Setup of try-xenon:
Design sram_logger, start of the top module:
module sram_logger(
    input         CLK_48MHZ,
    input         RESET,           
    input         READ_CMD,
    input  [79:0] GEIG_DATA,
    input  [79:0] MAG_DATA,
    input  [31:0] SRAM_D_IN,
    output [17:0] SRAM_A,
    output [3:0]  SRAM_SRBS,
    output        SRAM_CE,
    output        SRAM_WE,
    output        SRAM_OE,
    output [15:0] SRAM_D_OUT,
    output        SRAM_D_OE,
    output [15:0] DATA_READ,
    output [17:0] W_ADDRESS,
    output        W_CHIP_SELECT,
    output [17:0] R_ADDRESS,
    output        R_CHIP_SELECT
);
==> flow/config.mk <==
export PLATFORM = sky130hd
export DESIGN_NAME = sram_logger
export DESIGN_NICKNAME = sram_logger
export VERILOG_FILES = /design/flow/design.v
export SDC_FILE = /design/flow/constraint.sdc
export NUM_CORES = 4
export LEC_CHECK = 0
export ABC_AREA = 0
export CAP_MARGIN = 25
export CORE_MARGIN = 2
export CORE_UTILIZATION = 66
export CTS_CLUSTER_DIAMETER = 256
export CTS_CLUSTER_SIZE = 34
export GPL_TIMING_DRIVEN = 1
export MAX_ROUTING_LAYER = met4
export SETUP_SLACK_MARGIN = 1.14
export SLEW_MARGIN = 20
export TNS_END_PERCENT = 45
==> flow/constraint.sdc <==
create_clock -name core_clock -period 4.83 [get_ports {CLK_48MHZ}]
set_input_delay 0.9660 -clock core_clock [delete_from_list [all_inputs] [get_ports {CLK_48MHZ}]]
set_output_delay 0.9660 -clock core_clock [all_outputs]
set_load 0.01 [all_outputs]
run.sh (not shown) runs the stock make flow with config.mk's settings and CLKGATE_MAP_FILE=.
No final results exist for try-xenon, since it was stopped by error GRT-0232 during global routing (5_1_grt).
What try-fjord does differently from try-xenon at the input level:
==> flow/config.mk <==
export PLATFORM = sky130hd
export DESIGN_NAME = sram_logger
export DESIGN_NICKNAME = sram_logger
export VERILOG_FILES = /design/flow/design.v
export SDC_FILE = /design/flow/constraint.sdc
export NUM_CORES = 4
export LEC_CHECK = 0
export CAP_MARGIN = 20
export CORE_MARGIN = 2
export CORE_UTILIZATION = 40
export SLEW_MARGIN = 20
==> flow/constraint.sdc <==
create_clock -name core_clock -period 10.0 [get_ports {CLK_48MHZ}]
set_input_delay 2.0000 -clock core_clock [delete_from_list [all_inputs] [get_ports {CLK_48MHZ}]]
set_output_delay 2.0000 -clock core_clock [all_outputs]
set_load 0.01 [all_outputs]
## What came out
Having completed the whole flow, try-fjord delivered a layout that passed the timing, DRC and antenna checks. Compared with try-xenon, in try-fjord placeable core region moved up; maximum root-to-sink buffer count level; site row count moved up; post-place setup slack moved up.
Setup changes, try-fjord to try-raven
--- a/flow/config.mk
+++ b/flow/config.mk
@@ -9,3 +9,3 @@
 export CORE_MARGIN = 2
-export CORE_UTILIZATION = 40
+export CORE_UTILIZATION = 52
 export SLEW_MARGIN = 20
==> flow/constraint.sdc <==
create_clock -name core_clock -period 4.93 [get_ports {CLK_48MHZ}]
set_input_delay 0.9860 -clock core_clock [delete_from_list [all_inputs] [get_ports {CLK_48MHZ}]]
set_output_delay 0.9860 -clock core_clock [all_outputs]
set_load 0.01 [all_outputs]
Results
Taking try-fjord as the reference, in try-raven met1 capacity usage during global routing has increased, count of vias placed by the detailed router rose by 10%, final antenna-violating net count saw little to no change, routed length per placed instance +about 0.65%, reg-to-reg setup timing slack shows a reduction of 1880 ps.

---

## before
sram_logger again, from the RTL that the note above started with.
Settings: LEC_CHECK=0, ABC_AREA=0, CAP_MARGIN=25, CORE_MARGIN=2, CORE_UTILIZATION=66, CTS_CLUSTER_SIZE=52, GPL_TIMING_DRIVEN=1, MAX_ROUTING_LAYER=met4, PLACE_DENSITY=0.61, SETUP_SLACK_MARGIN=1.1, SLEW_MARGIN=20, TNS_END_PERCENT=60; clock period 4.87 ns.
In the summary table, before is marked failed, with error GRT-0232 raised in global routing.
> inputs changed (before -> after)
- SETUP_SLACK_MARGIN removed (was 1.1)
- TNS_END_PERCENT changed from 60 to 15
- CTS_CLUSTER_SIZE changed from 52 to 83
### Flow results
- Reported for after and before, pre-placement core utilization turned out identical to the last digit.
- Ran to the end and failed final checks on setup timing: after.
- Reported for after and before, site row count turned out identical to the last digit.
- The lower final estimated routing congestion in global placement of after and before is in after.
